`run.sh`:
```
#!/bin/bash
# the make line also repeats each setting of config.mk as NAME=value (left out here)
make -C /OpenROAD-flow-scripts/flow DESIGN_CONFIG=/design/flow/config.mk WORK_HOME=/design/flow/orfs CLKGATE_MAP_FILE= finish
```
`config.mk`:
```
export PLATFORM = sky130hd
export DESIGN_NAME = updateNeuron
export DESIGN_NICKNAME = updateNeuron
export VERILOG_FILES = /design/flow/design.v
export SDC_FILE = /design/flow/constraint.sdc
export NUM_CORES = 4
export LEC_CHECK = 0
export CAP_MARGIN = 20
export CORE_MARGIN = 2
export CORE_UTILIZATION = 40
export SLEW_MARGIN = 20
```
`constraint.sdc`:
```
create_clock -name core_clock -period 7.2 [get_ports {clk}]
set_input_delay 1.4400 -clock core_clock [delete_from_list [all_inputs] [get_ports {clk}]]
set_output_delay 1.4400 -clock core_clock [all_outputs]
set_load 0.01 [all_outputs]
```
`design.v`:
```
`timescale 1ns/1ps
module updateNeuron
(
	input						clk				,
	input						rst_n			,
	input						i_run			,
	input						i_init			,
	input						i_s_lern		,
	input						i_s_infr		,
	input signed 	[24:0]  	exc_current		,
	input signed 	[24:0]  	inh_current		,
	output 						o_s_init		,
	output						o_spike			,
	output						o_valid			,
	output			[4:0]		o_neuron_idx	,
	output			[49:0]		d_c				,
	output			[4:0]		addr_c			,
	output						ce_c			,
	output						we_c			,
	input			[49:0]		q_c				,
	output			[54:0]		d_m				,
	output			[4:0]		addr_m			,
	output						ce_m			,
	output						we_m			,
	input			[54:0]		q_m
);
wire 					s_idle					;
wire 					s_init					;
wire 					s_read					;
wire 					s_calc					;
wire 					s_wrte					;
wire 					s_done					;
reg 			[3:0] 	fsm						;
reg 			[2:0] 	c_state					;
reg 			[2:0] 	n_state					;
reg 			[4:0] 	neuron_idx				;
reg signed 		[24:0] 	exc_cur_buf				;
reg signed 		[24:0] 	inh_cur_buf				;
wire signed 	[24:0] 	c_ge					;
wire signed 	[24:0] 	c_gi					;
wire signed 	[24:0] 	c_vm					;
wire signed 	[24:0] 	c_vt					;
wire 					c_ref_check				;
wire 			[3:0] 	c_ref_count				;
wire signed 	[24:0] 	e_rest = 25'd5242880	;		 
wire signed 	[24:0] 	e_exc = 25'd6881280		;		 
wire signed 	[24:0] 	e_inh = 25'd3604480		;		 
wire signed 	[24:0] 	thresh_add  = 25'd11240	;	 
wire signed 	[24:0] 	inh_max = 25'd655360	;		 
reg signed 		[24:0] 	mult_1_in_1				;
reg signed 		[17:0] 	mult_1_in_2				;
reg signed 		[24:0] 	mult_2_in_1				;
reg signed 		[17:0] 	mult_2_in_2				;
reg signed 		[24:0] 	add_max					;	
reg signed 		[42:0] 	mult_1_out				;
reg signed 		[42:0] 	mult_2_out				;
reg signed 		[24:0] 	n_ge					;
reg signed 		[24:0] 	n_gi					;
reg signed 		[24:0] 	n_vm					;
reg signed 		[24:0] 	n_vt					;
reg 					n_ref_check				;
reg 			[3:0] 	n_ref_count				;
reg 					fire					;
localparam S_IDLE = 3'b000;
localparam S_READ = 3'b001;
localparam S_CALC = 3'b010;
localparam S_WRTE = 3'b011;
localparam S_INIT = 3'b111;
localparam S_DONE = 3'b100;
always @(posedge clk or negedge rst_n) begin
	if(!rst_n) begin
		exc_cur_buf <= 25'd0;
		inh_cur_buf <= 25'd0;
	end else if(i_run) begin
		exc_cur_buf <= exc_current;
		inh_cur_buf <= inh_current;
	end
end
always @(*) begin
	n_state = c_state;
	case(c_state)
		S_IDLE: begin
			if(i_run)
				n_state = S_READ;
			if(i_init)
				n_state = S_INIT;
		end 
		S_INIT:
			if(neuron_idx == 5'd17) 
				n_state = S_IDLE;
		S_READ:
			n_state = S_CALC;
		S_CALC:
			if(fsm == 4'd9)
				n_state = S_WRTE;
		S_WRTE:
			n_state = S_DONE;
		S_DONE:
			n_state = S_IDLE;
	endcase
end
always @(posedge clk or negedge rst_n) begin
	if(!rst_n) begin
		c_state <= S_IDLE;
	end else begin
		c_state <= n_state;
	end
end
assign s_idle = (c_state == S_IDLE);
assign s_init = (c_state == S_INIT);
assign s_read = (c_state == S_READ);
assign s_calc = (c_state == S_CALC);
assign s_wrte = (c_state == S_WRTE);
assign s_done = (c_state == S_DONE);
always @(posedge clk or negedge rst_n) begin
	if(!rst_n) begin
		fsm <= 4'd0;
	end else begin
		if(s_calc) begin
			fsm <= fsm + 4'd1;
		end else begin
			fsm <= 4'd0;
		end
	end
end
always @(posedge clk or negedge rst_n) begin
	if(!rst_n) begin
		neuron_idx <= 5'd0;
	end else begin
		if(s_done || s_init) begin
			if(neuron_idx == 5'd17) begin
				neuron_idx <= 5'd0;
			end else begin
				neuron_idx <= neuron_idx + 5'd1;
			end
		end else begin
			neuron_idx <= neuron_idx;
		end
	end
end
reg signed [24:0] add2_1_in_1;
reg signed [24:0] add2_1_in_2;
reg signed [24:0] add2_2_in_1;
reg signed [24:0] add2_2_in_2;
reg signed [24:0] add3_1_in_1;
reg signed [24:0] add3_1_in_2;
reg signed [24:0] add3_1_in_3;
reg signed [24:0] add3_2_in_1;
reg signed [24:0] add3_2_in_2;
reg signed [24:0] add3_2_in_3;
(* dont_touch = "true" *) wire signed [24:0] add2_1_out;
(* dont_touch = "true" *) wire signed [24:0] add2_2_out;
(* dont_touch = "true" *) wire signed [24:0] add3_1_out;
(* dont_touch = "true" *) wire signed [24:0] add3_2_out;
always @(posedge clk or negedge rst_n) begin
	if(!rst_n) begin
		add2_1_in_1 <= 25'd0;
		add2_1_in_2 <= 25'd0;
		add2_2_in_1 <= 25'd0;
		add2_2_in_2 <= 25'd0;
		add3_1_in_1 <= 25'd0;
		add3_1_in_2 <= 25'd0;
		add3_1_in_3 <= 25'd0;
		add3_2_in_1 <= 25'd0;
		add3_2_in_2 <= 25'd0;
		add3_2_in_3 <= 25'd0;
	end else begin
		case (fsm)
			4'd0: begin
				add2_1_in_1 <= 25'd0;
				add2_1_in_2 <= 25'd0;
				add2_2_in_1 <= 25'd0;
				add2_2_in_2 <= 25'd0;
				add3_1_in_1 <= 25'd0;
				add3_1_in_2 <= 25'd0;
				add3_1_in_3 <= 25'd0;
				add3_2_in_1 <= 25'd0;
				add3_2_in_2 <= 25'd0;
				add3_2_in_3 <= 25'd0;
			end
			4'd1: begin
				add2_1_in_1 <= 25'd0;		
				add2_1_in_2 <= 25'd0;
				add2_2_in_1 <= 25'd0;		
				add2_2_in_2 <= 25'd0;
				add3_1_in_1 <= 25'd0;
				add3_1_in_2 <= 25'd0;
				add3_1_in_3 <= 25'd0;
				add3_2_in_1 <= c_ref_check ? 25'd0 : c_gi;
				add3_2_in_2 <= c_ref_check ? 25'd0 : inh_cur_buf;
				add3_2_in_3 <= c_ref_check ? 25'd0 : -(c_gi >>> 4);
			end
			4'd2: begin
				if(!c_ref_check) begin
					add2_1_in_1 <= e_exc;		 
					add2_1_in_2 <= -c_vm;
					add2_2_in_1 <= e_inh;		 
					add2_2_in_2 <= -c_vm;
					add3_1_in_1 <= c_ge;
					add3_1_in_2 <= exc_cur_buf;
					add3_1_in_3 <= -(c_ge >>> 3);
					add3_2_in_1 <= add3_2_in_1;
					add3_2_in_2 <= add3_2_in_2;
					add3_2_in_3 <= add3_2_in_3;
				end else begin
					add2_1_in_1 <= 25'd0;		 
					add2_1_in_2 <= 25'd0;
					add2_2_in_1 <= 25'd0;		 
					add2_2_in_2 <= 25'd0;
					add3_1_in_1 <= 25'd0;
					add3_1_in_2 <= 25'd0;
					add3_1_in_3 <= 25'd0;
					add3_2_in_1 <= 25'd0;
					add3_2_in_2 <= 25'd0;
					add3_2_in_3 <= 25'd0;
				end
			end
			4'd3: begin
				add2_1_in_1 <= add2_1_in_1;		
				add2_1_in_2 <= add2_1_in_2;
				add2_2_in_1 <= add2_2_in_1;		
				add2_2_in_2 <= add2_2_in_2;
				add3_1_in_1 <= add3_1_in_1;
				add3_1_in_2 <= add3_1_in_2;
				add3_1_in_3 <= add3_1_in_3;
				add3_2_in_1 <= add3_2_in_1;
				add3_2_in_2 <= add3_2_in_2;
				add3_2_in_3 <= add3_2_in_3;
			end
			4'd4: begin
				if(!c_ref_check) begin
					add2_1_in_1 <= e_rest;		 
					add2_1_in_2 <= -c_vm;
					add2_2_in_1 <= add2_2_in_1;		
					add2_2_in_2 <= add2_2_in_2;
					add3_1_in_1 <= add3_1_in_1;
					add3_1_in_2 <= add3_1_in_2;
					add3_1_in_3 <= add3_1_in_3;
					add3_2_in_1 <= add3_2_in_1;
					add3_2_in_2 <= add3_2_in_2;
					add3_2_in_3 <= add3_2_in_3;
				end else begin
					add2_1_in_1 <= 25'd0;		
					add2_1_in_2 <= 25'd0;
					add2_2_in_1 <= add2_2_in_1;		
					add2_2_in_2 <= add2_2_in_2;
					add3_1_in_1 <= add3_1_in_1;
					add3_1_in_2 <= add3_1_in_2;
					add3_1_in_3 <= add3_1_in_3;
					add3_2_in_1 <= add3_2_in_1;
					add3_2_in_2 <= add3_2_in_2;
					add3_2_in_3 <= add3_2_in_3;
				end
			end
			4'd5: begin
				add2_1_in_1 <= i_s_lern ? e_rest : 25'd0;		 
				add2_1_in_2 <= i_s_lern ? -c_vt : 25'd0;
				add2_2_in_1 <= add2_2_in_1;		
				add2_2_in_2 <= add2_2_in_2;
				add3_1_in_1 <= mult_1_out >>> 10;
				add3_1_in_2 <= mult_2_out >>> 10;
				add3_1_in_3 <= add2_1_out >>> 1;
				add3_2_in_1 <= add3_2_in_1;
				add3_2_in_2 <= add3_2_in_2;
				add3_2_in_3 <= add3_2_in_3;
			end
			4'd6: begin
				if(!c_ref_check) begin
					add2_1_in_1 <= c_vm;
					add2_1_in_2 <= add3_1_out >>> 7;
					add2_2_in_1 <= c_vt;
					add2_2_in_2 <= add2_1_out >>> 17;
					add3_1_in_1 <= add3_1_in_1;
					add3_1_in_2 <= add3_1_in_2;
					add3_1_in_3 <= add3_1_in_3;
					add3_2_in_1 <= add3_2_in_1;
					add3_2_in_2 <= add3_2_in_2;
					add3_2_in_3 <= add3_2_in_3;
				end else begin
					add2_1_in_1 <= c_vm;
					add2_1_in_2 <= 25'd0;
					add2_2_in_1 <= c_vt;
					add2_2_in_2 <= add2_1_out >>> 17;
					add3_1_in_1 <= add3_1_in_1;
					add3_1_in_2 <= add3_1_in_2;
					add3_1_in_3 <= add3_1_in_3;
					add3_2_in_1 <= add3_2_in_1;
					add3_2_in_2 <= add3_2_in_2;
					add3_2_in_3 <= add3_2_in_3;
				end
			end
			4'd7: begin
				add2_1_in_1 <= add2_1_in_1;
				add2_1_in_2 <= add2_1_in_2;
				add2_2_in_1 <= add2_2_in_1;
				add2_2_in_2 <= add2_2_in_2;
				add3_1_in_1 <= add3_1_in_1;
				add3_1_in_2 <= add3_1_in_2;
				add3_1_in_3 <= add3_1_in_3;
				add3_2_in_1 <= add3_2_in_1;
				add3_2_in_2 <= add3_2_in_2;
				add3_2_in_3 <= add3_2_in_3;
			end
			4'd8: begin
				if(fire) begin
					add2_1_in_1 <= i_s_infr ? 25'd0 : thresh_add;		 
					add2_1_in_2 <= n_vt;
					add2_2_in_1 <= add2_2_in_1;		
					add2_2_in_2 <= add2_2_in_2;
					add3_1_in_1 <= add3_1_in_1;
					add3_1_in_2 <= add3_1_in_2;
					add3_1_in_3 <= add3_1_in_3;
					add3_2_in_1 <= add3_2_in_1;
					add3_2_in_2 <= add3_2_in_2;
					add3_2_in_3 <= add3_2_in_3;
				end else begin
					add2_1_in_1 <= add2_1_in_1;		
					add2_1_in_2 <= add2_1_in_2;
					add2_2_in_1 <= add2_2_in_1;		
					add2_2_in_2 <= add2_2_in_2;
					add3_1_in_1 <= add3_1_in_1;
					add3_1_in_2 <= add3_1_in_2;
					add3_1_in_3 <= add3_1_in_3;
					add3_2_in_1 <= add3_2_in_1;
					add3_2_in_2 <= add3_2_in_2;
					add3_2_in_3 <= add3_2_in_3;
				end
			end
			default: begin
				add2_1_in_1 <= add2_1_in_1;
				add2_1_in_2 <= add2_1_in_2;
				add2_2_in_1 <= add2_2_in_1;
				add2_2_in_2 <= add2_2_in_2;
				add3_1_in_1 <= add3_1_in_1;
				add3_1_in_2 <= add3_1_in_2;
				add3_1_in_3 <= add3_1_in_3;
				add3_2_in_1 <= add3_2_in_1;
				add3_2_in_2 <= add3_2_in_2;
				add3_2_in_3 <= add3_2_in_3;
			end
		endcase
	end
end
assign add2_1_out = add2_1_in_1 + add2_1_in_2;
assign add2_2_out = add2_2_in_1 + add2_2_in_2;
assign add3_1_out = add3_1_in_1 + add3_1_in_2 + add3_1_in_3;
assign add3_2_out = add3_2_in_1 + add3_2_in_2 + add3_2_in_3;
always @(posedge clk or negedge rst_n) begin
	if(!rst_n) begin
		add_max <= 25'd0;
	end else begin
		if(fsm == 4'd2) begin
			add_max <= (inh_max < add3_2_out) ? inh_max : add3_2_out;
		end else if(fsm == 4'd8) begin
			add_max <= 25'd0;
		end else begin
			add_max <= add_max;
		end
	end
end
always @(posedge clk) begin
	mult_1_out <= mult_1_in_1 * mult_1_in_2;
	mult_2_out <= mult_2_in_1 * mult_2_in_2;
end
always @(posedge clk or negedge rst_n) begin
	if(!rst_n) begin
		mult_1_in_1 <= 25'd0;  
		mult_1_in_2 <= 18'd0; 
		mult_2_in_1 <= 25'd0; 
		mult_2_in_2 <= 18'd0; 
	end else begin
		if(fsm == 4'd3) begin
			mult_1_in_1 <= add3_1_out;  
			mult_1_in_2 <= add2_1_out >>> 7; 
			mult_2_in_1 <= add_max; 
			mult_2_in_2 <= add2_2_out >>> 7; 
		end else begin
			mult_1_in_1 <= 25'd0;  
			mult_1_in_2 <= 18'd0; 
			mult_2_in_1 <= 25'd0; 
			mult_2_in_2 <= 18'd0; 
		end
	end
end
always @(posedge clk or negedge rst_n) begin
	if(!rst_n) begin
		n_ge <= 25'd0;
		n_gi <= 25'd0;
		n_vm <= 25'd0;
		n_vt <= 25'd0;
		fire <= 1'd0;
		n_ref_check <= 1'b0;
		n_ref_count <= 4'd0;
	end else begin 
		case (fsm)
			4'd3: begin
				n_ge <= add3_1_out;
				n_gi <= add_max;
				fire <= 1'b0;
			end
			4'd5: begin
				if(c_ref_check) begin
					n_ref_count <= c_ref_count + 4'd1;
				end else begin
					n_ref_count <= c_ref_count;
				end
				n_ref_check <= c_ref_check;
			end
			4'd7: begin
				n_vm <= add2_1_out;
				n_vt <= add2_2_out;
				if(add2_1_out > add2_2_out) begin
					fire <= 1'b1;
					n_ref_check <= 1'b1;
					n_ge <= 25'd0;
					n_gi <= 25'd0;
				end
			end
			4'd9: begin
				if(fire) begin
					n_vm <= e_rest;		 
					n_vt <= add2_1_out;
				end
				if(n_ref_count == 4'd11) begin
					n_ref_check <= 1'b0;
					n_ref_count <= 4'd0;
				end
			end
		endcase
	end
end
assign ce_c 		= 		s_init || s_read || s_wrte;
assign we_c 		= 		s_init || s_wrte; 
assign ce_m 		= 		s_init || s_read || s_wrte;
assign we_m 		= 		s_init || s_wrte;
assign addr_c 		= 		neuron_idx;
assign addr_m 		= 		neuron_idx;
assign d_c 			= 		s_init ? 50'd0 : {n_ge, n_gi};
assign d_m 			= 		s_init ? {1'b0, 4'd0, e_rest, 25'd5406720} : {n_ref_check, n_ref_count, n_vm, n_vt};
assign c_ge 		= 		q_c[49:25];
assign c_gi 		= 		q_c[24:0];
assign c_vm 		= 		q_m[49:25];
assign c_vt 		= 		q_m[24:0];
assign c_ref_check 	= 		q_m[54];
assign c_ref_count 	= 		q_m[53:50];
assign o_s_init 	=	 	s_init;
assign o_spike 		= 		fire;
assign o_valid 		= 		s_done;
assign o_neuron_idx = 		neuron_idx;
endmodule
```
==> results of run 1 <==
per-stage QoR:
| step | instances | cell area (um2) | hold slack [ns] | power, W | setup WS (ns) |
|---|---|---|---|---|---|
| after floorplan | 5699 | 55600 | 0.359 | 0.00636 | 1.01 |
| final | 7784 | 63400 | 0.435 | 0.0120 | 0.442 |
| after global routing | 7772 | 63400 | 0.463 | 0.0125 | 0.0314 |
| after CTS | 7770 | 63400 | 0.429 | 0.0120 | 0.525 |
| after global placement | 7638 | 60900 | 0.443 | 0.00805 | 0.662 |
| after detailed placement | 7638 | 60900 | 0.455 | 0.00809 | 0.564 |
per-layer routing:
metal  global-route usage  vias to the layer above
li1                     -                    18600
met1                0.343                    21500
met2                0.387                     1637
met3               0.0602                      345
met4                0.102                       18
met5                    0                        -
area by class of cell:
| cell class | instances | area, um2 |
|---|---|---|
| diodes | 14 | 35.0 |
| clock buffers | 101 | 2030 |
| clock inverters | 31 | 478 |
| fillers | 13100 | 74400 |
| inverters | 989 | 3710 |
| multi-input cells | 3856 | 36700 |
| flip-flops and latches | 581 | 14300 |
| well taps | 1794 | 2240 |
| repair buffers | 418 | 3900 |
==> flow_summary.toml, run 1 <==
# flow metrics
[synthesis]
synth_seq_share = 0.257
yosys_warnings = 1
flop_cell = "dfrtp_1"
ys_types = 89
area_leaders = "fa_1 28%, dfrtp_1 24%, ha_1 7.1%"
top_area_frac = 0.281
top_cell = "inv_1"
synth-simple-area-share = 0.146
syn_nets = 6959
ys_async_sr_fraction = 0.914
ys_sh_aoi = 0.110
synthTopCellsByCount = "989 x inv_1, 782 x fa_1, 597 x nand2_1"
xor_area_frac = 0.0384
logic_family = "adder cells"
ys_sh_mux = 0.0107
syn_area_per_cell_um2 = 9.76
synth.largest_area_cell = "fa_1"
synth_area_um2 = 55600
ys_cells = 5699
edf_count = 0
synth_cells = 5699
synth-seq-cells = 581
ys_area_um2 = 55600
fa_ha_area_frac = 0.353

[setup_path]
critPathLaunchType = "flop"
crit_family = "adder cells"
r2r_start = "mult_1_in_2[3]"
rr_endpoint = "mult_1_out[33]"
crit_type = "flop to flop"
cpPeakStageDelay_ns = 0.80
ff2ff_setup_slack_ns = 0.44
reg2reg_depth = 20
endpoint = "mult_1_out[33]"
slowest_stage = "dfrtp_1"
crit_top_cell = "fa_1"
worst-path-stages = 20
worst-path-buf-inv = 3
crit_fanout = 17
critPathRequiredTime_ns = 7.78
cp-end-kind = "flop"
path_cells = "nand2_1 -> fa_1 -> fa_1 -> fa_1 -> inv_1 -> fa_1 -> fa_1 -> inv_1 -> fa_1 -> inv_1 -> ha_1 -> and4_1 -> nand2_1 -> a211oi_1 -> o31a_1 -> a41oi_1 -> nand2b_1 -> a211oi_1 -> o21ai_1 -> a221oi_1"
cp-startpoint = "mult_1_in_2[3]"
worstPathArrival_ns = 7.34

[timing]
report.final.slew_viol_count = 0
finalHoldViolCount = 0
final.period_utilization = 0.939
max-slew-margin-rel = 0.282
finalCriticalPeriod_ns = 6.76
rsz0062_at_grt = "no"
max_slew.worst_pin.slew_ns = 1.08
fin_setup_tns_ns = 0
setup_viol = 0
skew_ns = 0.0518
timing.fmax_ghz = 0.148

[layout]
fin_nets = 7179
syn2layout_area_growth_pct = 14.0
postLayoutCoreUtil = 0.460

[route]
postRouteAntennaNets = 0
avgRoutedWirePerCell_um = 22.7
routed.top_layer = "met5"
via_count = 42200
wl_met2_um = 78900
avgViaCountPerCell = 5.42
wl_met3_um = 16100
dr.pass1.iters = 9
routed_wl_um = 177000
drtIter0Drc = 3921
drc_errors = 0
met1_length_um = 74300

[global_route]
overflow = 0
grt_pass1_vias = 43700
grt_max_degree = 165
antenna_found_initial = 24
grt_usage = 0.252
grt_pass1_wl_um = 270000

[pwr]
combPwrFrac = 0.329
irDropWorstVdd_v = 0.000263
seqPwrFrac = 0.346
p_clk_frac = 0.325
intPower_w = 0.00736
p_clk_w = 0.00389
swShare = 0.385
p_per_area_nw_per_um2 = 189
p_leak_nw = 31.3
p_seq_w = 0.00415
comb_cell_power_w = 0.00393
p_switching_w = 0.00461
maxPowerGroup = "registers"

[cts]
clkLatencyLatePin_ns = 0.68
numCtsBuffers = 73
cts_hold_buf = 0
root_buffer = "clkbuf_16"
clock_sinks = 581
clk_path_buf_depth = 3
h-tree-depth = 3
cts_tree = "done"
cts_setup_buffers = 0
cts_resized = 0
path_clk_slew_ns = 0.06

[floorplan]
design.core.area_um2 = 138000
chipHeight_um = 377
fp-utilization = 0.404
die-width_um = 377
num_rows = 136
io-pin-count = 288
dieArea_um2 = 142000

[placed_design]
hpwl_um = 139000
io_buffers = 287
gp_congestion = 0.935

[run]
maxCapViolations = 0
openroad.warnings = 36

[worst_hold_path]
hp-class = "flop to flop"
min_from = "mult_2_out[31]"
hold_depth = 2
min_to = "add3_1_in_2[21]"

[status]
outcome = "complete, no violations"
==> run 2: changes to the inputs <==
CAP_MARGIN = 15   (was 20)
CORE_UTILIZATION = 72   (was 40)
CTS_CLUSTER_DIAMETER = 379   (was not set)
CTS_CLUSTER_SIZE = 15   (was not set)
SETUP_SLACK_MARGIN = 1.55   (was not set)
clock period = 5.28 ns   (was 7.2 ns; I/O delays follow)
==> run 2 against run 1 <==
- core utilization rose by 42 points
- first-iteration DRC count rose by 48%
- register-to-register slack got worse by 1.4 ns
- clock power fell by 12%
- power rose by 30%
- combinational power rose by 66%
- sequential cell count did not move
- critical path type unchanged
- worst hold slack improved by 0.0062 ns
- critical path depth rose by 2
- routed wire length rose by 5.0%
- the layout now fails its checks (setup timing)
==> flow_summary.toml, run 2 <==
# flow metrics
[synthesis]
edf_count = 0
synth.largest_area_cell = "fa_1"
logic_family = "adder cells"
ys_cells = 5699
synthTopCellsByCount = "989 x inv_1, 782 x fa_1, 597 x nand2_1"
top_area_frac = 0.281
synth-seq-cells = 581
ys_area_um2 = 55600
area_leaders = "fa_1 28%, dfrtp_1 24%, ha_1 7.1%"
ys_sh_mux = 0.0107
synth_cells = 5699
top_cell = "inv_1"
synth-simple-area-share = 0.146
syn_nets = 6959
synth_seq_share = 0.257
syn_area_per_cell_um2 = 9.76
yosys_warnings = 1
ys_async_sr_fraction = 0.914
ys_types = 89
ys_sh_aoi = 0.110
fa_ha_area_frac = 0.353
xor_area_frac = 0.0384
flop_cell = "dfrtp_1"
synth_area_um2 = 55600

[cts]
cts_tree = "done"
root_buffer = "clkbuf_16"
path_clk_slew_ns = 0.09
numCtsBuffers = 44
clkLatencyLatePin_ns = 0.64
h-tree-depth = 2
clock_sinks = 581
clk_path_buf_depth = 3

[route]
drc_errors = 0
dr.pass1.iters = 9
avgRoutedWirePerCell_um = 25.3
via_count = 47200
postRouteAntennaNets = 0
routed_wl_um = 186000
avgViaCountPerCell = 6.42
drtIter0Drc = 5806

[setup_path]
critPathLaunchType = "flop"
worst-path-stages = 22
worst-path-buf-inv = 6
worstPathArrival_ns = 6.81
r2r_start = "mult_1_in_1[9]"
crit_top_cell = "fa_1"
slowest_stage = "fa_1"
critPathRequiredTime_ns = 5.83
endpoint = "mult_1_out[34]"
rr_endpoint = "mult_1_out[34]"
cp-end-kind = "flop"
path_cells = "buf_4 -> buf_4 -> nand2_1 -> fa_1 -> inv_1 -> fa_2 -> fa_2 -> fa_1 -> fa_1 -> inv_2 -> fa_1 -> inv_1 -> ha_4 -> a211oi_4 -> nand2_1 -> o31a_1 -> a41oi_2 -> nand2b_4 -> buf_4 -> a21oi_4 -> a211oi_2 -> xnor2_1"
ff2ff_setup_slack_ns = -0.97
crit_type = "flop to flop"
crit_fanout = 7
cpPeakStageDelay_ns = 0.60
crit_family = "adder cells"
reg2reg_depth = 22
cp-startpoint = "mult_1_in_1[9]"

[pwr]
combPwrFrac = 0.420
seqPwrFrac = 0.360
p_leak_nw = 33.2
p_seq_w = 0.00559
intPower_w = 0.00922
p_clk_frac = 0.220
comb_cell_power_w = 0.00651
p_per_area_nw_per_um2 = 232
p_switching_w = 0.00628
irDropWorstVdd_v = 0.000416
maxPowerGroup = "combinational cells"
swShare = 0.405
p_clk_w = 0.00341

[worst_hold_path]
min_to = "c_state[1]"
min_from = "c_state[4]"
hold_depth = 0
hp-class = "flop to flop"

[timing]
final.period_utilization = 1.18
finalCriticalPeriod_ns = 6.25
max-slew-margin-rel = 0.197
worst_slack_ns = -0.973
finalHoldViolCount = 0
timing.fmax_ghz = 0.160
max_slew.worst_pin.slew_ns = 1.20
report.final.slew_viol_count = 0
skew_ns = 0.0362
setup_viol = 48
rsz0062_at_grt = "yes"

[placed_design]
dpl.cell_count = 7128
dp_slack_ns = -0.838
hpwl_um = 132000
io_buffers = 287
gp_congestion = 0.997

[floorplan]
io-pin-count = 288
fp-utilization = 0.730
dieArea_um2 = 79500
num_rows = 101
design.core.area_um2 = 76200
die-width_um = 282
chipHeight_um = 282

[global_route]
grt_pass1_vias = 48000
grt_max_degree = 112
overflow = 0
antenna_found_initial = 29
grt_usage = 0.453
grt_pass1_wl_um = 271000

[layout]
seqCellArea_um2 = 14300
syn2layout_area_growth_pct = 20.3
fin_nets = 7527
fillerInstances = 3559
comb_area_um2 = 38500
instances_no_fill = 7341

[status]
check.faults = "setup timing"
outcome = "failed layout checks"

[run]
openroad.warnings = 47
maxCapViolations = 0
## run 2: cell type report
class                           count  area share
Timing Repair Buffer              793       0.116
Clock buffer                       69      0.0182
Inverter                          989      0.0555
Sequential cell                   581       0.214
Antenna cell                       18    0.000673
Multi-Input combinational cell   3858       0.575
Tap cell                         1030      0.0192
Clock inverter                      3     0.00105
## run 2: repair_timing
item                       CTS  global route
hold buffers                 0             0
setup endpoints to repair  180           206
buffers inserted            46            65
pin swaps                  123           182
gates resized              209           200
gates cloned                 9             3
## run 2: stage by stage
stage	cell area (um2)	TNS [ns]	util	total power, W	hold slack (ns)
global route	66900	-34.38	0.878	0.0160	0.444
CTS	65500	-18.33	0.860	0.0147	0.431
finish	67000	-27.80	0.879	0.0155	0.441
floorplan	56500	-3.52	-	0.00880	0.359
global placement	62700	-16.15	0.823	0.0108	0.419
detailed placement	62700	-21.91	0.823	0.0109	0.417
## run 2: routing by layer
metal	routed length, um	GRT usage	vias to the layer above
met4	15800	0.275	22
li1	-	-	19300
met3	22400	0.124	1075
met5	162	0	-
met1	63600	0.572	23300
met2	83800	0.701	3432
==> run 3: changes to the inputs <==
ABC_AREA = 1   (was not set)
CAP_MARGIN = 20   (was 15)
CTS_CLUSTER_DIAMETER = 93   (was 379)
CTS_CLUSTER_SIZE = not set   (was 15)
PLACE_DENSITY = 0.37   (was not set)
SETUP_SLACK_MARGIN = -0.35   (was 1.55)
TNS_END_PERCENT = 10   (was not set)
clock period = 5.19 ns   (was 5.28 ns; I/O delays follow)
==> run 3 against run 2 <==
- die size up 8.1%
- area after synthesis rose by 8.2%
- the run now fails in global routing (5_1_grt)
- synthesized cell count grew 36%
==> flow_summary.toml, run 3 <==
# generated from flow reports
[synthesis]
synthTopCellsByCount = "2018 x nand2_1, 1804 x inv_1, 782 x fa_1"
xor_area_frac = 0.0212
ys_types = 60
top_area_frac = 0.260
flop_cell = "dfrtp_1"
synth.largest_area_cell = "fa_1"
ys_area_um2 = 60200
syn_nets = 9035
syn_area_per_cell_um2 = 7.75
synth_area_um2 = 60200
fa_ha_area_frac = 0.326
synth-simple-area-share = 0.204
edf_count = 0
ys_async_sr_fraction = 0.914
ys_sh_mux = 0
area_leaders = "fa_1 26%, dfrtp_1 22%, nand2_1 13%"
synth_cells = 7775
top_cell = "nand2_1"
ys_sh_aoi = 0.0764
synth-seq-cells = 581
yosys_warnings = 1
ys_cells = 7775
synth_seq_share = 0.237
logic_family = "adder cells"

[placed_design]
dp_slack_ns = -0.848
gp_congestion = 1.04
hpwl_um = 166000
dpl.cell_count = 9283
io_buffers = 287

[floorplan]
die-width_um = 293
chipHeight_um = 293
design.core.area_um2 = 83300
num_rows = 106
fp-utilization = 0.723
io-pin-count = 288
dieArea_um2 = 86000

[cts]
root_buffer = "clkbuf_16"
clk_path_buf_depth = 3
clock_sinks = 581
numCtsBuffers = 69
h-tree-depth = 3

[status]
outcome = "stopped before the end"
lastStage = "global routing (5_1_grt)"
error_line = "[ERROR GRT-0232] Routing congestion too high. Check the congestion heatmap in the GUI."

[global_route]
grt_usage = 0.720
overflow = 158
[run 3: timing repair]
item	in CTS
hold buffers	0
endpoints found under the hold margin	0
buffers inserted	15
pin swaps	24
setup endpoints to repair	38
resized	103
[run 3: metrics by stage]
stage,util,area [um2]
2_1_floorplan,-,60200
3_5_place_dp,0.808,67300
4_1_cts,0.842,70200
3_3_place_gp,0.808,67300
[run 3: per-layer routing]
layer / overflow / global-route usage
met3: 13 / 0.564
met1: 10 / 0.743
met5: 0 / 0.335
met4: 51 / 0.641
met2: 84 / 0.889
==> run 4: changes to the inputs <==
ABC_AREA = not set   (was 1)
CORE_UTILIZATION = 58   (was 72)
CTS_CLUSTER_DIAMETER = not set   (was 93)
PLACE_DENSITY = not set   (was 0.37)
SETUP_SLACK_MARGIN = -0.21   (was -0.35)
TNS_END_PERCENT = not set   (was 10)
clock period = 3.93 ns   (was 5.19 ns; I/O delays follow)
==> run 4 against run 3 <==
- die size up 14%
- synthesized cell count down 27%
- now fails the layout checks on setup timing
- area after synthesis down 7.6%
==> flow_summary.toml, run 4 <==
# flow metrics
[placed_design]
dp_slack_ns = -2.22
io_buffers = 287
gp_congestion = 0.953
hpwl_um = 138000

[cts]
numCtsBuffers = 70
root_buffer = "clkbuf_16"
clock_sinks = 581
path_clk_slew_ns = 0.06
h-tree-depth = 3
clkLatencyLatePin_ns = 0.66
clk_path_buf_depth = 3
cts_tree = "done"

[route]
via_count = 44900
dr.pass1.iters = 10
routed_wl_um = 175000
postRouteAntennaNets = 0
drtIter0Drc = 3802
drc_errors = 0
avgRoutedWirePerCell_um = 22.2
avgViaCountPerCell = 5.69

[synthesis]
ys_sh_aoi = 0.110
synth.largest_area_cell = "fa_1"
ys_cells = 5699
synth_area_um2 = 55600
logic_family = "adder cells"
synth_cells = 5699
ys_area_um2 = 55600
edf_count = 0
ys_async_sr_fraction = 0.914
synthTopCellsByCount = "989 x inv_1, 782 x fa_1, 597 x nand2_1"
area_leaders = "fa_1 28%, dfrtp_1 24%, ha_1 7.1%"
ys_sh_mux = 0.0107
synth-seq-cells = 581
synth_seq_share = 0.257
ys_types = 89
fa_ha_area_frac = 0.353
top_cell = "inv_1"
synth-simple-area-share = 0.146
syn_area_per_cell_um2 = 9.76
syn_nets = 6959
top_area_frac = 0.281
flop_cell = "dfrtp_1"
xor_area_frac = 0.0384
yosys_warnings = 1

[pwr]
p_per_area_nw_per_um2 = 338
maxPowerGroup = "combinational cells"
p_seq_w = 0.00751
seqPwrFrac = 0.317
swShare = 0.372
p_leak_nw = 35.0
p_clk_frac = 0.295
irDropWorstVdd_v = 0.000508
p_clk_w = 0.00699
comb_cell_power_w = 0.00918
p_switching_w = 0.00881
combPwrFrac = 0.388
intPower_w = 0.0149

[floorplan]
chipHeight_um = 314
fp-utilization = 0.586
design.core.area_um2 = 95000
num_rows = 113
die-width_um = 314
dieArea_um2 = 98400
io-pin-count = 288

[layout]
seqCellArea_um2 = 14300
comb_area_um2 = 38200
fin_nets = 7833
syn2layout_area_growth_pct = 26.0
fillerInstances = 7095

[timing]
max_slew.worst_pin.slew_ns = 1.12
max-slew-margin-rel = 0.251
setup_viol = 126
skew_ns = 0.0276
rsz0062_at_grt = "yes"
report.final.slew_viol_count = 0
worst_slack_ns = -2.09
finalHoldViolCount = 0
timing.fmax_ghz = 0.166
finalCriticalPeriod_ns = 6.02
fin_setup_tns_ns = -127.90
final.period_utilization = 1.53

[setup_path]
reg2reg_depth = 23
crit_family = "adder cells"
r2r_start = "mult_2_in_2[3]"
cpPeakStageDelay_ns = 0.56
cp-startpoint = "mult_2_in_2[3]"
rr_endpoint = "mult_2_out[32]"
worstPathArrival_ns = 6.58
cp-end-kind = "flop"
crit_fanout = 7
path_cells = "buf_12 -> and2_4 -> fa_1 -> inv_2 -> fa_2 -> inv_2 -> fa_2 -> inv_2 -> fa_2 -> fa_2 -> fa_1 -> inv_2 -> ha_4 -> a21o_1 -> a21o_1 -> a21oi_2 -> o211ai_1 -> o211ai_1 -> nand2_1 -> buf_4 -> a21o_1 -> a21oi_2 -> xnor2_1"
worst-path-buf-inv = 6
critPathLaunchType = "flop"
worst-path-stages = 23
critPathRequiredTime_ns = 4.49
crit_type = "flop to flop"
slowest_stage = "fa_2"
endpoint = "mult_2_out[32]"
ff2ff_setup_slack_ns = -2.09

[global_route]
grt_pass1_wl_um = 271000
antenna_found_initial = 23
grt_max_degree = 84
grt_pass1_vias = 46300
overflow = 0
grt_usage = 0.363

[status]
check.faults = "setup timing"
outcome = "failed layout checks"

[run]
maxCapViolations = 0
openroad.warnings = 35

[worst_hold_path]
hp-class = "input port to asynchronous set/reset pin"
run 4: metal layers:
layer / vias up / GRT usage / wire length (um)
met3: 383 / 0.0774 / 15100
li1: 20000 / - / -
met1: 22900 / 0.495 / 71100
met4: 26 / 0.135 / 7250
met5: - / 0 / 175
met2: 1700 / 0.573 / 81600
run 4: final cells by class:
type | count | share of cell area
diodes | 11 | 0.000393
clock buffers | 90 | 0.0275
clock inverters | 35 | 0.00744
inverters | 989 | 0.0529
multi-input cells | 3857 | 0.545
flip-flops and latches | 581 | 0.204
well taps | 1265 | 0.0226
repair buffers | 1074 | 0.140
run 4: stage by stage:
stage	total power [W]	cell area, um2	util	hold WS (ns)	cells
2_1_floorplan	0.0117	56400	-	0.359	5699
3_3_place_gp	0.0157	65300	0.687	0.432	7673
3_5_place_dp	0.0158	65300	0.687	0.419	7673
4_1_cts	0.0235	69400	0.730	0.158	7864
5_1_grt	0.0247	70100	0.738	0.208	7893
6_report	0.0237	70100	0.738	0.136	7902
run 4: timing repair:
item / in CTS / in global routing
resized: 255 / 129
endpoints found under the setup margin: 126 / 128
hold buffers: 0 / 0
pin swaps: 162 / 123
buffers inserted: 72 / 40
gates cloned: 8 / 0
==> run 5: changes to the inputs <==
ABC_AREA = 1   (was not set)
CAP_MARGIN = 5   (was 20)
CORE_ASPECT_RATIO = 1.08   (was not set)
CORE_MARGIN = 3   (was 2)
CORE_UTILIZATION = 72   (was 58)
CTS_CLUSTER_DIAMETER = 225   (was not set)
CTS_CLUSTER_SIZE = 38   (was not set)
GPL_ROUTABILITY_DRIVEN = 1   (was not set)
GPL_TIMING_DRIVEN = 1   (was not set)
SETUP_SLACK_MARGIN = not set   (was -0.21)
clock period = 3.82 ns   (was 3.93 ns; I/O delays follow)
==> run 5 against run 4 <==
- the flow now stops in global routing (5_1_grt)
- die size shrank 11%
- area after synthesis rose by 8.2%
- synthesized cell count up 36%
==> flow_summary.toml, run 5 <==
# generated from flow reports
[placed_design]
hpwl_um = 174000
dpl.cell_count = 9372
gp_congestion = 1.06
postPlaceCellArea_um2 = 68900
io_buffers = 287

[status]
error_line = "[ERROR GRT-0232] Routing congestion too high. Check the congestion heatmap in the GUI."
lastStage = "global routing (5_1_grt)"
outcome = "stopped before the end"

[floorplan]
die-width_um = 284
io-pin-count = 288
fp-utilization = 0.731
design.core.area_um2 = 82400
dieArea_um2 = 87200
chipHeight_um = 307
num_rows = 109

[synthesis]
synthTopCellsByCount = "2018 x nand2_1, 1804 x inv_1, 782 x fa_1"
synth-simple-area-share = 0.204
ys_sh_mux = 0
xor_area_frac = 0.0212
synth_cells = 7775
ys_sh_aoi = 0.0764
yosys_warnings = 1
ys_area_um2 = 60200
edf_count = 0
syn_nets = 9035
ys_types = 60
flop_cell = "dfrtp_1"
synth-seq-cells = 581
area_leaders = "fa_1 26%, dfrtp_1 22%, nand2_1 13%"
logic_family = "adder cells"
top_cell = "nand2_1"
synth.largest_area_cell = "fa_1"
synth_area_um2 = 60200
syn_area_per_cell_um2 = 7.75
ys_cells = 7775
ys_async_sr_fraction = 0.914
synth_seq_share = 0.237
top_area_frac = 0.260
fa_ha_area_frac = 0.326

[cts]
numCtsBuffers = 19
root_buffer = "clkbuf_16"
clk_path_buf_depth = 3
cts_hold_buf = 0
h-tree-depth = 1
clock_sinks = 581

[global_route]
grt_usage = 0.846
overflow = 719
[run 5: stage by stage]
stage | worst slack, ns | utilization | setup TNS [ns] | total power (W)
after CTS | -1.73 | 0.863 | -75.86 | 0.0275
after detailed placement | -1.99 | 0.836 | -85.65 | 0.0241
after floorplan | -1.27 | - | -52.38 | 0.0176
after global placement | -1.64 | 0.836 | -69.33 | 0.0234
[run 5: timing repair]
item / 4_1_cts
setup endpoints to repair: 112
gates cloned: 1
pin swaps: 110
setup buffers: 60
resized: 326
[run 5: metal layers]
| layer | GRT overflow | track usage |
|---|---|---|
| met5 | 13 | 0.568 |
| met4 | 212 | 0.797 |
| met2 | 353 | 0.962 |
| met3 | 74 | 0.761 |
| met1 | 67 | 0.845 |
==> run 6: changes to the inputs <==
ABC_AREA = not set   (was 1)
CAP_MARGIN = 20   (was 5)
CORE_ASPECT_RATIO = not set   (was 1.08)
CORE_MARGIN = 2   (was 3)
CTS_CLUSTER_DIAMETER = not set   (was 225)
GPL_ROUTABILITY_DRIVEN = not set   (was 1)
GPL_TIMING_DRIVEN = not set   (was 1)
PLACE_DENSITY = 0.79   (was not set)
clock period = 5.55 ns   (was 3.82 ns; I/O delays follow)
==> run 6 against run 5 <==
- the layout now fails its checks (setup timing)
- area after synthesis is 7.6% lower
- die size decreased by 8.8%
- synthesized cell count decreased by 27%
==> flow_summary.toml, run 6 <==
# flow metrics
[route]
drtIter0Drc = 5996
routed_wl_um = 189000
dr.pass1.iters = 12
drc_errors = 0
avgViaCountPerCell = 6.42
via_count = 47200
postRouteAntennaNets = 0
avgRoutedWirePerCell_um = 25.8

[global_route]
grt_max_degree = 104
antenna_found_initial = 14
grt_pass1_wl_um = 276000
overflow = 0
grt_pass1_vias = 49100
grt_usage = 0.465

[setup_path]
crit_fanout = 8
endpoint = "mult_1_out[32]"
crit_top_cell = "fa_2"
slowest_stage = "fa_2"
crit_type = "flop to flop"
path_cells = "buf_6 -> buf_4 -> and2_1 -> fa_2 -> fa_2 -> ha_1 -> inv_1 -> fa_1 -> inv_2 -> fa_1 -> inv_1 -> fa_2 -> inv_2 -> ha_4 -> o21a_1 -> nor2_4 -> a211oi_4 -> o31a_1 -> a41oi_2 -> nand2b_4 -> a211oi_4 -> buf_6 -> o21a_1 -> nor2_1"
ff2ff_setup_slack_ns = -0.82
r2r_start = "mult_1_in_1[4]"
cp-startpoint = "mult_1_in_1[4]"
rr_endpoint = "mult_1_out[32]"
worstPathArrival_ns = 6.95
critPathRequiredTime_ns = 6.13
crit_family = "adder cells"
reg2reg_depth = 24
worst-path-buf-inv = 7
critPathLaunchType = "flop"
cp-end-kind = "flop"
cpPeakStageDelay_ns = 0.64
worst-path-stages = 24

[synthesis]
top_cell = "inv_1"
ys_area_um2 = 55600
synth-simple-area-share = 0.146
flop_cell = "dfrtp_1"
synth_cells = 5699
area_leaders = "fa_1 28%, dfrtp_1 24%, ha_1 7.1%"
synth.largest_area_cell = "fa_1"
xor_area_frac = 0.0384
ys_sh_mux = 0.0107
synth_seq_share = 0.257
logic_family = "adder cells"
fa_ha_area_frac = 0.353
ys_cells = 5699
top_area_frac = 0.281
ys_sh_aoi = 0.110
yosys_warnings = 1
synth_area_um2 = 55600
synthTopCellsByCount = "989 x inv_1, 782 x fa_1, 597 x nand2_1"
ys_types = 89
ys_async_sr_fraction = 0.914
edf_count = 0
synth-seq-cells = 581
syn_nets = 6959
syn_area_per_cell_um2 = 9.76

[worst_hold_path]
hold_depth = 0
min_to = "c_state[1]"
hp-class = "flop to flop"
min_from = "c_state[4]"

[timing]
rsz0062_at_grt = "yes"
max-slew-margin-rel = 0.158
max_slew.worst_pin.slew_ns = 1.26
final.period_utilization = 1.15
report.final.slew_viol_count = 0
timing.fmax_ghz = 0.157
skew_ns = 0.0686
worst_slack_ns = -0.822
finalCriticalPeriod_ns = 6.37
setup_viol = 41
fin_setup_tns_ns = -19.79
finalHoldViolCount = 0

[cts]
path_clk_slew_ns = 0.07
root_buffer = "clkbuf_16"
cts_tree = "done"
h-tree-depth = 2
clk_path_buf_depth = 3
numCtsBuffers = 61
clock_sinks = 581
clkLatencyLatePin_ns = 0.72

[pwr]
comb_cell_power_w = 0.00534
p_per_area_nw_per_um2 = 228
p_leak_nw = 33.1
power_w = 0.0151
seqPwrFrac = 0.355
p_seq_w = 0.00537
p_switching_w = 0.00598
maxPowerGroup = "registers"
swShare = 0.396
intPower_w = 0.00914
combPwrFrac = 0.353
p_clk_frac = 0.292
p_clk_w = 0.00442
irDropWorstVdd_v = 0.000504

[placed_design]
gp_congestion = 1.02
hpwl_um = 136000
io_buffers = 287

[floorplan]
num_rows = 101
dieArea_um2 = 79500
fp-utilization = 0.730
design.core.area_um2 = 76200
die-width_um = 282
chipHeight_um = 282
io-pin-count = 288

[layout]
fin_nets = 7521
postLayoutCoreUtil = 0.872
syn2layout_area_growth_pct = 19.4

[status]
check.faults = "setup timing"
outcome = "failed layout checks"

[run]
openroad.warnings = 37
maxCapViolations = 0
-- run 6: area by class of cell --
class,count,area (um2)
clock inverters,33,373
diodes,6,15.0
multi-input cells,3856,37700
inverters,989,3720
flip-flops and latches,581,14300
clock buffers,80,1750
well taps,1030,1290
repair buffers,772,7290
fillers,3780,9780
-- run 6: repair_timing --
action | CTS | global route
endpoints found under the setup margin | 36 | 41
hold buffers | 0 | 0
gates cloned | 1 | 2
pin swaps | 85 | 119
gates resized | 153 | 146
setup buffers | 56 | 47
-- run 6: routing by layer --
layer,vias up,share of wire,global-route usage
met5,-,0.00044,0
met4,14,0.094,0.343
met3,1069,0.12,0.114
met2,3478,0.45,0.722
met1,23300,0.33,0.570
li1,19300,-,-
-- run 6: metrics by stage --
step                hold WS [ns]  setup WS [ns]  instance area (um2)  cells
CTS                        0.419         -0.457                65600   7301
global placement           0.376         -0.445                62500   7138
global route               0.436         -0.950                66400   7341
finish                     0.426         -0.822                66400   7347
floorplan                  0.359        -0.0557                56100   5699
detailed placement         0.389         -0.618                62500   7138
==> run 7: changes to the inputs <==
CAP_MARGIN = 15   (was 20)
CTS_CLUSTER_DIAMETER = 79   (was not set)
CTS_CLUSTER_SIZE = 15   (was 38)
HOLD_SLACK_MARGIN = -0.06   (was not set)
PLACE_DENSITY = not set   (was 0.79)
SETUP_SLACK_MARGIN = -0.38   (was not set)
SLEW_MARGIN = 35   (was 20)
clock period = 5.13 ns   (was 5.55 ns; I/O delays follow)
==> run 7 against run 6 <==
- the layout still fails its checks (setup timing)
- sequential cell count is the same
- highest routed layer unchanged
- via count grew 2.1%
- cell count shrank 0.16%
- register-to-register slack lost 1.0 ns
- area after synthesis is the same
==> flow_summary.toml, run 7 <==
# flow metrics
[status]
outcome = "failed layout checks"
check.faults = "setup timing"

[synthesis]
yosys_warnings = 1
top_cell = "inv_1"
edf_count = 0
ys_types = 89
top_area_frac = 0.281
synth-simple-area-share = 0.146
ys_area_um2 = 55600
syn_nets = 6959
synth_area_um2 = 55600
syn_area_per_cell_um2 = 9.76
synth-seq-cells = 581
logic_family = "adder cells"
synthTopCellsByCount = "989 x inv_1, 782 x fa_1, 597 x nand2_1"
area_leaders = "fa_1 28%, dfrtp_1 24%, ha_1 7.1%"
xor_area_frac = 0.0384
ys_async_sr_fraction = 0.914
synth_seq_share = 0.257
synth_cells = 5699
ys_sh_mux = 0.0107
flop_cell = "dfrtp_1"
synth.largest_area_cell = "fa_1"
fa_ha_area_frac = 0.353
ys_cells = 5699
ys_sh_aoi = 0.110

[setup_path]
cp-startpoint = "mult_2_in_1[4]"
worstPathArrival_ns = 7.55
crit_type = "flop to flop"
worst-path-buf-inv = 8
crit_family = "adder cells"
r2r_start = "mult_2_in_1[4]"
crit_fanout = 12
reg2reg_depth = 26
slowest_stage = "fa_1"
worst-path-stages = 26
critPathLaunchType = "flop"
cpPeakStageDelay_ns = 0.71
rr_endpoint = "mult_2_out[28]"
cp-end-kind = "flop"
endpoint = "mult_2_out[28]"
critPathRequiredTime_ns = 5.70
ff2ff_setup_slack_ns = -1.85

[placed_design]
io_buffers = 287
gp_congestion = 1.02
postPlaceCellArea_um2 = 62900
hpwl_um = 139000
dp_slack_ns = -1.16

[global_route]
grt_pass1_wl_um = 285000
overflow = 0
grt_pass1_vias = 49500
use_met1 = 0.589
antenna_found_initial = 25
grtUsageMet3 = 0.160
met2_usage = 0.731
grt_max_degree = 124
grt_usage = 0.481
grt.busiest_layer = "met2"

[route]
routed_wl_um = 200000
avgViaCountPerCell = 6.57
dr.pass1.iters = 14
drtIter0Drc = 6978
postRouteAntennaNets = 0
avgRoutedWirePerCell_um = 27.3
drc_errors = 0
via_count = 48200

[run]
openroad.warnings = 42
maxCapViolations = 0

[cts]
clk_path_buf_depth = 3
clkLatencyLatePin_ns = 0.66
cts_tree = "done"
numCtsBuffers = 48
path_clk_slew_ns = 0.08
clock_sinks = 581
root_buffer = "clkbuf_16"
h-tree-depth = 2

[timing]
max-slew-margin-rel = 0.347
skew_ns = 0.0450
worst_slack_ns = -1.85
timing.fmax_ghz = 0.143
fin_setup_tns_ns = -57.72
final.period_utilization = 1.36
report.final.slew_viol_count = 0
finalCriticalPeriod_ns = 6.98
finalHoldViolCount = 0
max_slew.worst_pin.slew_ns = 0.973
setup_viol = 50
rsz0062_at_grt = "yes"

[layout]
comb_area_um2 = 37600
syn2layout_area_growth_pct = 18.2
postLayoutCoreUtil = 0.863
seqCellArea_um2 = 14300
final_cell_area_um2 = 65800
fin_nets = 7515
fillerInstances = 3810

[pwr]
p_seq_w = 0.00576
p_leak_nw = 32.9
combPwrFrac = 0.390
intPower_w = 0.00921
power_w = 0.0156
swShare = 0.408
p_clk_frac = 0.240
p_switching_w = 0.00635
p_per_area_nw_per_um2 = 237
p_clk_w = 0.00373
irDropWorstVdd_v = 0.000438
comb_cell_power_w = 0.00608
maxPowerGroup = "combinational cells"
seqPwrFrac = 0.370

[floorplan]
design.core.area_um2 = 76200
die-width_um = 282
chipHeight_um = 282
num_rows = 101
fp-utilization = 0.730
io-pin-count = 288
dieArea_um2 = 79500

[worst_hold_path]
hp-class = "input port to asynchronous set/reset pin"
==> run 7: area by class of cell <==
type                    count  share of cell area
inverters                 989              0.0565
clock buffers              74              0.0199
well taps                1030              0.0196
clock inverters             9             0.00236
repair buffers            779               0.112
multi-input cells        3856               0.571
diodes                     17            0.000647
flip-flops and latches    581               0.218
==> run 7: routing by layer <==
metal	vias up	wire [um]
li1	19300	-
met1	23600	65300
met2	3999	86500
met3	1237	29600
met4	34	18300
met5	-	489
==> run 7: metrics by stage <==
| step | hold WS (ns) | cells |
|---|---|---|
| after global routing | 0.392 | 7321 |
| final | 0.337 | 7335 |
| after detailed placement | 0.392 | 7163 |
| after floorplan | 0.359 | 5699 |
| after global placement | 0.397 | 7159 |
| after CTS | 0.359 | 7285 |
==> run 7: timing repair <==
action	in CTS	in global routing
gates cloned	1	0
pin swaps	69	82
endpoints found under the setup margin	38	45
hold buffers	0	0
setup buffers	46	38
hold endpoints to repair	0	0
gates resized	149	112
==> run 8: changes to the inputs <==
CAP_MARGIN = 20   (was 15)
CTS_CLUSTER_DIAMETER = not set   (was 79)
CTS_CLUSTER_SIZE = 42   (was 15)
HOLD_SLACK_MARGIN = 0.29   (was -0.06)
PLACE_DENSITY_LB_ADDON = 0.0   (was not set)
SETUP_SLACK_MARGIN = not set   (was -0.38)
SLEW_MARGIN = 20   (was 35)
clock period = 3.66 ns   (was 5.13 ns; I/O delays follow)
==> run 8 against run 7 <==
- the run now fails in global routing (5_1_grt)
- synthesized cell count did not move
- area after synthesis did not move
- die size unchanged
==> flow_summary.toml, run 8 <==
# generated from flow reports
[synthesis]
syn_nets = 6959
xor_area_frac = 0.0384
synth_area_um2 = 55600
ys_sh_aoi = 0.110
synth_seq_share = 0.257
synth.largest_area_cell = "fa_1"
flop_cell = "dfrtp_1"
ys_types = 89
syn_area_per_cell_um2 = 9.76
ys_area_um2 = 55600
ys_cells = 5699
area_leaders = "fa_1 28%, dfrtp_1 24%, ha_1 7.1%"
fa_ha_area_frac = 0.353
synth_cells = 5699
ys_async_sr_fraction = 0.914
top_cell = "inv_1"
logic_family = "adder cells"
yosys_warnings = 1
top_area_frac = 0.281
synth-simple-area-share = 0.146
edf_count = 0
synthTopCellsByCount = "989 x inv_1, 782 x fa_1, 597 x nand2_1"
synth-seq-cells = 581
ys_sh_mux = 0.0107

[status]
outcome = "stopped before the end"
lastStage = "global routing (5_1_grt)"
error_line = "[ERROR GRT-0232] Routing congestion too high. Check the congestion heatmap in the GUI."

[floorplan]
fp-utilization = 0.730
chipHeight_um = 282
die-width_um = 282
design.core.area_um2 = 76200
dieArea_um2 = 79500
io-pin-count = 288
num_rows = 101

[cts]
root_buffer = "clkbuf_16"
clock_sinks = 581
h-tree-depth = 2
numCtsBuffers = 61
clk_path_buf_depth = 3

[placed_design]
postPlaceCellArea_um2 = 65700
hpwl_um = 144000
dp_slack_ns = -2.53
io_buffers = 287
gp_congestion = 1.06

[global_route]
grt_usage = 0.834
overflow = 621
## run 8: metal layers
layer / overflow / global-route usage
met1: 28 / 0.825
met2: 324 / 0.963
met4: 229 / 0.814
met3: 35 / 0.729
met5: 5 / 0.541
## run 8: repair_timing
action                                  CTS
hold buffers                              1
pin swaps                               153
endpoints found under the setup margin  170
setup buffers                            81
gates resized                           285
endpoints found under the hold margin    62
cloned                                   11
## run 8: metrics by stage
| stage | instances | TNS (ns) |
|---|---|---|
| 2_1_floorplan | 5699 | -98.68 |
| 3_3_place_gp | 7531 | -168.35 |
| 3_5_place_dp | 7531 | -182.03 |
| 4_1_cts | 7733 | -162.36 |
==> run 9: changes to the inputs <==
CAP_MARGIN = 5   (was 20)
CTS_CLUSTER_SIZE = 40   (was 42)
HOLD_SLACK_MARGIN = not set   (was 0.29)
PLACE_DENSITY_LB_ADDON = not set   (was 0.0)
SETUP_SLACK_MARGIN = -0.38   (was not set)
SLEW_MARGIN = 30   (was 20)
clock period = 5.41 ns   (was 3.66 ns; I/O delays follow)
==> run 9 against run 8 <==
- now fails the layout checks on setup timing
- synthesized cell count unchanged
- die size unchanged
- area after synthesis unchanged
==> flow_summary.toml, run 9 <==
# flow metrics
[status]
outcome = "failed layout checks"
check.faults = "setup timing"

[cts]
path_clk_slew_ns = 0.07
clkLatencyLatePin_ns = 0.68
numCtsBuffers = 61
h-tree-depth = 2
clk_path_buf_depth = 3
root_buffer = "clkbuf_16"
clock_sinks = 581
cts_tree = "done"
cts_hold_buf = 0

[setup_path]
endpoint = "mult_2_out[28]"
path_cells = "buf_4 -> and2_1 -> fa_1 -> fa_1 -> ha_1 -> inv_1 -> fa_1 -> inv_1 -> fa_1 -> inv_1 -> fa_1 -> inv_2 -> ha_4 -> a2111oi_4 -> a31oi_4 -> buf_6 -> o211ai_1 -> nand2b_1 -> and2_4 -> o21a_1 -> nor2_2 -> xnor2_1"
worst-path-stages = 22
rr_endpoint = "mult_2_out[28]"
r2r_start = "mult_2_in_1[9]"
worst-path-buf-inv = 6
cpPeakStageDelay_ns = 0.59
cp-startpoint = "mult_2_in_1[9]"
slowest_stage = "fa_1"
crit_top_cell = "fa_1"
ff2ff_setup_slack_ns = -0.88
worstPathArrival_ns = 6.88
critPathRequiredTime_ns = 6.00
critPathLaunchType = "flop"
crit_type = "flop to flop"
crit_fanout = 11
cp-end-kind = "flop"
crit_family = "adder cells"
reg2reg_depth = 22

[worst_hold_path]
hold_depth = 0
hp-class = "flop to flop"
min_to = "c_state[1]"
min_from = "c_state[4]"

[route]
avgViaCountPerCell = 6.31
via_count = 46000
dr.pass1.iters = 13
routed_wl_um = 182000
drtIter0Drc = 5708
avgRoutedWirePerCell_um = 24.9
drc_errors = 0
postRouteAntennaNets = 0

[pwr]
p_clk_frac = 0.312
p_leak_nw = 32.8
combPwrFrac = 0.340
p_seq_w = 0.00551
maxPowerGroup = "registers"
p_per_area_nw_per_um2 = 242
seqPwrFrac = 0.348
comb_cell_power_w = 0.00538
irDropWorstVdd_v = 0.000515
swShare = 0.383
intPower_w = 0.00976
p_clk_w = 0.00493
p_switching_w = 0.00605

[floorplan]
io-pin-count = 288
chipHeight_um = 282
design.core.area_um2 = 76200
num_rows = 101
fp-utilization = 0.730
dieArea_um2 = 79500
die-width_um = 282

[synthesis]
flop_cell = "dfrtp_1"
ys_sh_mux = 0.0107
ys_sh_aoi = 0.110
synthTopCellsByCount = "989 x inv_1, 782 x fa_1, 597 x nand2_1"
logic_family = "adder cells"
edf_count = 0
xor_area_frac = 0.0384
ys_async_sr_fraction = 0.914
synth-simple-area-share = 0.146
synth_seq_share = 0.257
syn_nets = 6959
synth_cells = 5699
top_area_frac = 0.281
top_cell = "inv_1"
ys_area_um2 = 55600
yosys_warnings = 1
fa_ha_area_frac = 0.353
synth.largest_area_cell = "fa_1"
area_leaders = "fa_1 28%, dfrtp_1 24%, ha_1 7.1%"
synth-seq-cells = 581
syn_area_per_cell_um2 = 9.76
ys_types = 89
ys_cells = 5699
synth_area_um2 = 55600

[placed_design]
hpwl_um = 135000
io_buffers = 287
gp_congestion = 0.981

[layout]
seqCellArea_um2 = 14300
fillerInstances = 3975
syn2layout_area_growth_pct = 17.6
fin_nets = 7453
comb_area_um2 = 37200

[timing]
finalCriticalPeriod_ns = 6.29
fin_setup_tns_ns = -22.25
report.final.slew_viol_count = 0
rsz0062_at_grt = "yes"
max-slew-margin-rel = 0.297
final.period_utilization = 1.16
timing.fmax_ghz = 0.159
max_slew.worst_pin.slew_ns = 1.05
setup_viol = 43
holdWs_ns = 0.436
worst_slack_ns = -0.877
skew_ns = 0.0474
finalHoldViolCount = 0

[global_route]
grt_max_degree = 108
overflow = 0
grt_pass1_vias = 47500
grt_usage = 0.456
grt_pass1_wl_um = 271000
antenna_found_initial = 26

[run]
maxCapViolations = 0
openroad.warnings = 41
[run 9: layout make-up]
cell class	instances	area share
clock buffer	75	0.0257
clock inverter	41	0.0102
tap	1030	0.0197
sequential	581	0.219
timing repair buffer	704	0.0989
antenna	15	0.000574
multi-input combinational	3856	0.569
inverter	989	0.0567
[run 9: layer usage]
layer  wire length, um  global-route usage
met1             61900               0.565
met2             82900               0.706
met3             21500               0.125
met4             15400               0.303
met5               140                   0
[run 9: stage by stage]
step,util,cell area [um2],setup WS [ns],std cells,power (W)
after floorplan,-,55700,-0.405,5699,0.00847
after global placement,0.814,62100,-0.673,7121,0.0105
after detailed placement,0.814,62100,-0.964,7121,0.0107
after CTS,0.852,64900,-0.701,7254,0.0156
after global routing,0.858,65400,-1.06,7280,0.0163
final,0.859,65400,-0.877,7291,0.0158
[run 9: what timing repair did]
item | CTS | global route
resized | 102 | 94
gates cloned | 0 | 1
pin swaps | 58 | 66
buffers inserted | 27 | 25
setup endpoints to repair | 32 | 36
==> run 10: changes to the inputs <==
CAP_MARGIN = 40   (was 5)
CORE_UTILIZATION = 70   (was 72)
CTS_CLUSTER_SIZE = not set   (was 40)
HOLD_SLACK_MARGIN = 0.29   (was not set)
SETUP_SLACK_MARGIN = 0.04   (was -0.38)
SLEW_MARGIN = 20   (was 30)
clock period = 6.72 ns   (was 5.41 ns; I/O delays follow)
==> run 10 against run 9 <==
- the run now finishes clean
- synthesized cell count unchanged
- critical path depth decreased by 2
- fmax decreased by 3.0%
- routed wire length decreased by 10%
- setup slack improved by 1.1 ns
- die size increased by 2.8%
- clock power decreased by 22%
- cell count decreased by 3.6%
- sequential cell count unchanged
- critical endpoint is now mult_2_out[34]
==> flow_summary.toml, run 10 <==
# flow metrics
[status]
outcome = "complete, no violations"

[cts]
clkLatencyLatePin_ns = 0.64
cts_tree = "done"
root_buffer = "clkbuf_16"
h-tree-depth = 3
clk_path_buf_depth = 3
path_clk_slew_ns = 0.07
clock_sinks = 581
numCtsBuffers = 66
cts_hold_buf = 0

[setup_path]
critPathRequiredTime_ns = 7.24
cp-startpoint = "mult_2_in_2[2]"
endpoint = "mult_2_out[34]"
crit_top_cell = "fa_1"
worst-path-buf-inv = 2
crit_type = "flop to flop"
critPathLaunchType = "flop"
cpPeakStageDelay_ns = 0.78
ff2ff_setup_slack_ns = 0.24
path_cells = "and2_1 -> fa_1 -> fa_1 -> inv_1 -> fa_1 -> fa_1 -> fa_1 -> fa_1 -> inv_1 -> ha_1 -> and3_1 -> nand3_1 -> a2111o_1 -> a31oi_2 -> o211ai_1 -> nand2_1 -> nand4_1 -> nand4b_1 -> a21oi_1 -> xnor2_1"
worst-path-stages = 20
rr_endpoint = "mult_2_out[34]"
crit_family = "adder cells"
r2r_start = "mult_2_in_2[2]"
crit_fanout = 17
reg2reg_depth = 20
slowest_stage = "dfrtp_1"
cp-end-kind = "flop"
worstPathArrival_ns = 7.00

[placed_design]
io_buffers = 287
postPlaceCellArea_um2 = 59900
hpwl_um = 128000
gp_congestion = 1.01

[global_route]
grt_max_degree = 148
grt_pass1_vias = 45000
grt_pass1_wl_um = 255000
overflow = 0
use_met1 = 0.540
grtUsageMet3 = 0.0997
antenna_found_initial = 24
grt_usage = 0.411
met2_usage = 0.641
grt.busiest_layer = "met2"

[run]
openroad.warnings = 36
maxCapViolations = 0

[route]
avgRoutedWirePerCell_um = 23.2
avgViaCountPerCell = 6.12
drc_errors = 0
postRouteAntennaNets = 0
drtIter0Drc = 4391
routed_wl_um = 163000
via_count = 43000
dr.pass1.iters = 12

[floorplan]
chipHeight_um = 286
die-width_um = 286
io-pin-count = 288
design.core.area_um2 = 78900
fp-utilization = 0.706
num_rows = 103
dieArea_um2 = 81800

[pwr]
intPower_w = 0.00769
seqPwrFrac = 0.354
combPwrFrac = 0.337
p_clk_w = 0.00384
p_leak_nw = 31.2
p_seq_w = 0.00439
p_clk_frac = 0.309
maxPowerGroup = "registers"
comb_cell_power_w = 0.00418
swShare = 0.380
p_switching_w = 0.00472
p_per_area_nw_per_um2 = 199
irDropWorstVdd_v = 0.000343

[timing]
skew_ns = 0.0438
report.final.slew_viol_count = 0
max_slew.worst_pin.slew_ns = 0.881
rsz0062_at_grt = "yes"
fin_setup_tns_ns = 0
timing.fmax_ghz = 0.154
final.period_utilization = 0.964
finalCriticalPeriod_ns = 6.48
max-slew-margin-rel = 0.408
holdWs_ns = 0.441
finalHoldViolCount = 0
setup_viol = 0

[synthesis]
syn_nets = 6959
fa_ha_area_frac = 0.353
flop_cell = "dfrtp_1"
ys_async_sr_fraction = 0.914
ys_types = 89
synth_seq_share = 0.257
synth-simple-area-share = 0.146
area_leaders = "fa_1 28%, dfrtp_1 24%, ha_1 7.1%"
synthTopCellsByCount = "989 x inv_1, 782 x fa_1, 597 x nand2_1"
ys_sh_aoi = 0.110
edf_count = 0
synth.largest_area_cell = "fa_1"
synth-seq-cells = 581
ys_area_um2 = 55600
ys_cells = 5699
top_cell = "inv_1"
xor_area_frac = 0.0384
synth_area_um2 = 55600
ys_sh_mux = 0.0107
syn_area_per_cell_um2 = 9.76
top_area_frac = 0.281
yosys_warnings = 1
synth_cells = 5699
logic_family = "adder cells"

[worst_hold_path]
hp-class = "flop to flop"
hold_depth = 0
min_to = "c_state[1]"
min_from = "c_state[4]"

[layout]
fillerInstances = 5262
syn2layout_area_growth_pct = 12.1
comb_area_um2 = 36700
seqCellArea_um2 = 14300
final_cell_area_um2 = 62400
fin_nets = 7176
postLayoutCoreUtil = 0.791
==> run 10: layer usage <==
layer / part of all wire / up-vias
met1: 0.37 / 21500
met4: 0.061 / 30
met5: 0.0011 / -
met3: 0.11 / 541
met2: 0.46 / 2293
li1: - / 18600
==> run 10: cell type report <==
class                      count  area share
multi-input combinational   3856       0.588
sequential                   581       0.230
timing repair buffer         422      0.0647
inverter                     989      0.0595
clock buffer                  95      0.0306
tap                         1050      0.0211
clock inverter                26     0.00616
antenna                        7    0.000281
==> run 10: per-stage QoR <==
step | instances | setup WS, ns | power, W
after detailed placement | 6894 | 0.0995 | 0.00847
after floorplan | 5699 | 0.534 | 0.00682
after global routing | 7020 | 0.0341 | 0.0129
after global placement | 6884 | 0.194 | 0.00838
after CTS | 7015 | 0.0436 | 0.0123
final | 7026 | 0.240 | 0.0124
==> run 10: what timing repair did <==
| action | 4_1_cts | 5_1_grt |
|---|---|---|
| gates resized | 3 | 26 |
| setup buffers | 0 | 0 |
| endpoints found under the setup margin | 3 | 15 |
| pin swaps | 0 | 1 |
No activity file was given, so power comes from the tool's default toggle rates.
